Setup of run A:
## SUBWAY
module SUBWAY(
    clk,
    rst_n,
    in_valid,
    init,
    in0,
    in1,
    in2,
    in3,
    out_valid,
    out
);
input clk, rst_n;
input in_valid;
input [1:0] init;
input [1:0] in0, in1, in2, in3; 
output reg       out_valid;
output reg [1:0] out;
parameter s_idle = 2'd0;
parameter s_input = 2'd1;
parameter s_cul = 2'd2;
parameter s_output = 2'd3;
genvar NN;
genvar MM;
integer i;
integer j;
parameter IDX = 9;
reg [1:0]current_state;
reg [1:0]next_state;
reg [1:0]init_pos;
reg [5:0]cnt;
reg [1:0]is_road;
reg [1:0] reg_dif;
reg [1:0]move;
wire UorD;
reg reg_UorD;
wire [1:0]dif1;
wire [1:0]dif2;
wire [1:0]dif;
reg [1:0] next_dif;
reg [1:0]next_pos;
reg [1:0]cur_pos;
reg [1:0] next_step[2:0];
wire [1:0]in_wire[3:0];
reg [1:0]in_a[IDX:0];
reg [1:0]in_b[IDX:0];
reg [1:0]in_c[IDX:0];
reg [1:0]in_d[IDX:0];
reg [1:0]out_pipe[54:0];
reg [1:0]road;
always@(posedge clk or negedge rst_n)begin
	if(!rst_n)
        current_state <= s_idle;
    else
        current_state <= next_state;
end
always@(*)begin
	case(current_state)
		s_idle: if(in_valid) next_state = s_input;
				else next_state = s_idle;
		s_input:if (cnt == 6'd7) next_state = s_cul;
				else next_state = s_input;
		s_cul:	if (cnt == 6'd62) next_state = s_output;
				else next_state = s_cul;				
		s_output: if (cnt == 6'd63) next_state = s_idle;
				else next_state = s_output;
		default: next_state = current_state;
	endcase 
end
always @(posedge clk or negedge rst_n) begin
  ...
For scale: ~740 cells after synthesis, ~190 flip-flops, roughly 7200 um2 of cells after synthesis.
clock: 1.78 ns
lec_check: 0
abc_area: 1
cap_margin: 35
cell_pad_in_sites_detail_placement: 2
core_aspect_ratio: 0.91
core_margin: 9
core_utilization: 42
cts_cluster_diameter: 51
cts_cluster_size: 30
max_routing_layer: met4
min_routing_layer: met1
setup_slack_margin: -0.03
slew_margin: 10
tns_end_percent: 50
run.sh (not shown) runs the stock make flow with config.mk's settings and CLKGATE_MAP_FILE=.
From the logs: run A reached the end of the flow and failed the layout checks with setup timing.
Edits applied to the flow inputs when going from run A to run B:
==> flow/config.mk <==
export PLATFORM = sky130hd
export DESIGN_NAME = SUBWAY
export DESIGN_NICKNAME = SUBWAY
export VERILOG_FILES = /design/flow/design.v
export SDC_FILE = /design/flow/constraint.sdc
export NUM_CORES = 4
export LEC_CHECK = 0
export ABC_AREA = 1
export CAP_MARGIN = 35
export CELL_PAD_IN_SITES_GLOBAL_PLACEMENT = 3
export CORE_ASPECT_RATIO = 1.96
export CORE_MARGIN = 2
export CORE_UTILIZATION = 30
export CTS_CLUSTER_DIAMETER = 394
export CTS_CLUSTER_SIZE = 98
export HOLD_SLACK_MARGIN = 0.14
export MAX_ROUTING_LAYER = met5
export PLACE_DENSITY_LB_ADDON = 0.1
export SETUP_SLACK_MARGIN = -0.18
export SLEW_MARGIN = 20
export TNS_END_PERCENT = 50
==> comparison <==
Of run B and run A, none finishes clean.
Layout checks on run B: not met. Flow itself completed; violations: setup timing.
Run A ran in full, but the layout does not pass; the checks complain about setup timing.
Delta(clock share of power, run B - run A) > 0
Combinational fraction of the cell area came out lower on run B than on run A.
Compared with run A, run B instantiates a larger number of standard cells.
Run B against run A: final worst-path cycle share went down by 23 points; number of post-CTS setup repair buffers went down by 3.
On power density over cell area: between run B and run A, it ends up lower for run B.
Run B against run A: wire length of the first global-routing pass moved down; power moved down.
Input changes introduced in run C (baseline for comparison: run B):
==> flow/config.mk <==
export PLATFORM = sky130hd
export DESIGN_NAME = SUBWAY
export DESIGN_NICKNAME = SUBWAY
export VERILOG_FILES = /design/flow/design.v
export SDC_FILE = /design/flow/constraint.sdc
export NUM_CORES = 4
export LEC_CHECK = 0
export ABC_AREA = 1
export CAP_MARGIN = 20
export CORE_MARGIN = 2
export CORE_UTILIZATION = 62
export SLEW_MARGIN = 20
==> flow/constraint.sdc <==
create_clock -name core_clock -period 1.76 [get_ports {clk}]
set_input_delay 0.3520 -clock core_clock [delete_from_list [all_inputs] [get_ports {clk}]]
set_output_delay 0.3520 -clock core_clock [all_outputs]
set_load 0.01 [all_outputs]
==> results <==
Across run B and run C, no clean finish was achieved.
Aggregate global routing overflow: run B vs run C — no meaningful difference
When run C is measured against run B, its achievable frequency turns out 1.7% lower.
Final count of hold timing violations came out exactly the same in run B and run C.
Relative to run B, the overall power of run C is higher by about 3.2%.
Run C has row count below what run B had.
Per the comparison of run C with run B, clock buffer instance count of the final layout saw a decrease; switching portion of total power saw a decrease.
[diff] wire length, run C relative to run B: improvement
The combinational power in run C is 1.10 times that in run B.
What run D does differently from run C at the input level:
diff --git a/flow/config.mk b/flow/config.mk
--- a/flow/config.mk
+++ b/flow/config.mk
@@ -9,4 +9,5 @@
 export CAP_MARGIN = 20
 export CORE_MARGIN = 2
-export CORE_UTILIZATION = 62
+export CORE_UTILIZATION = 68
+export CTS_CLUSTER_SIZE = 96
 export SLEW_MARGIN = 20
==> flow/constraint.sdc <==
create_clock -name core_clock -period 1.03 [get_ports {clk}]
set_input_delay 0.2060 -clock core_clock [delete_from_list [all_inputs] [get_ports {clk}]]
set_output_delay 0.2060 -clock core_clock [all_outputs]
set_load 0.01 [all_outputs]
Results
Stage in which a tool error killed run D: clock tree synthesis. STATUS placeable core area: run D wins against run C. Cell area after placement (run D vs. run C) increases by a few percent. Compared with run C, run D shows a number of core rows that is 5.1% lower. Compared to run C, run D was floorplanned on a smaller die. Re horizontal die dimension: run D and run C aren't equal, and the lower value belongs to run D. From run C to run D, chip area in the Yosys report did not move at all.
--- input diff run D..run E ---
diff --git a/flow/config.mk b/flow/config.mk
--- a/flow/config.mk
+++ b/flow/config.mk
@@ -9,5 +9,5 @@
 export CAP_MARGIN = 20
 export CORE_MARGIN = 2
-export CORE_UTILIZATION = 68
-export CTS_CLUSTER_SIZE = 96
+export CORE_UTILIZATION = 71
+export SETUP_SLACK_MARGIN = 0.53
 export SLEW_MARGIN = 20
==> flow/constraint.sdc <==
create_clock -name core_clock -period 2.26 [get_ports {clk}]
set_input_delay 0.4520 -clock core_clock [delete_from_list [all_inputs] [get_ports {clk}]]
set_output_delay 0.4520 -clock core_clock [all_outputs]
set_load 0.01 [all_outputs]
==> comparison <==
In summary, run E completed successfully, with a layout that passed the timing, DRC and antenna checks.
Height of the die, run E and run D, higher one = run D.
Compared with run D, run E shows a lower standard cell area after detailed placement.
Between run E and run D, the difference in instance count of the mapped netlist is negligible.
When run E is set beside run D, its final weighted congestion in routability-driven placement turns out to be 0.059 smaller.
Measured against each other, run E and run D differ in cell total after placement, the higher figure coming from run D.
For the number of cell rows, run E came in 1 lower than run D did.
Sort run E and run D by die size, descending, and run D comes first.
Run D has lower fraction of the core area occupied by cells at floorplan than run E.
No activity file was given, so power comes from the tool's default toggle rates.
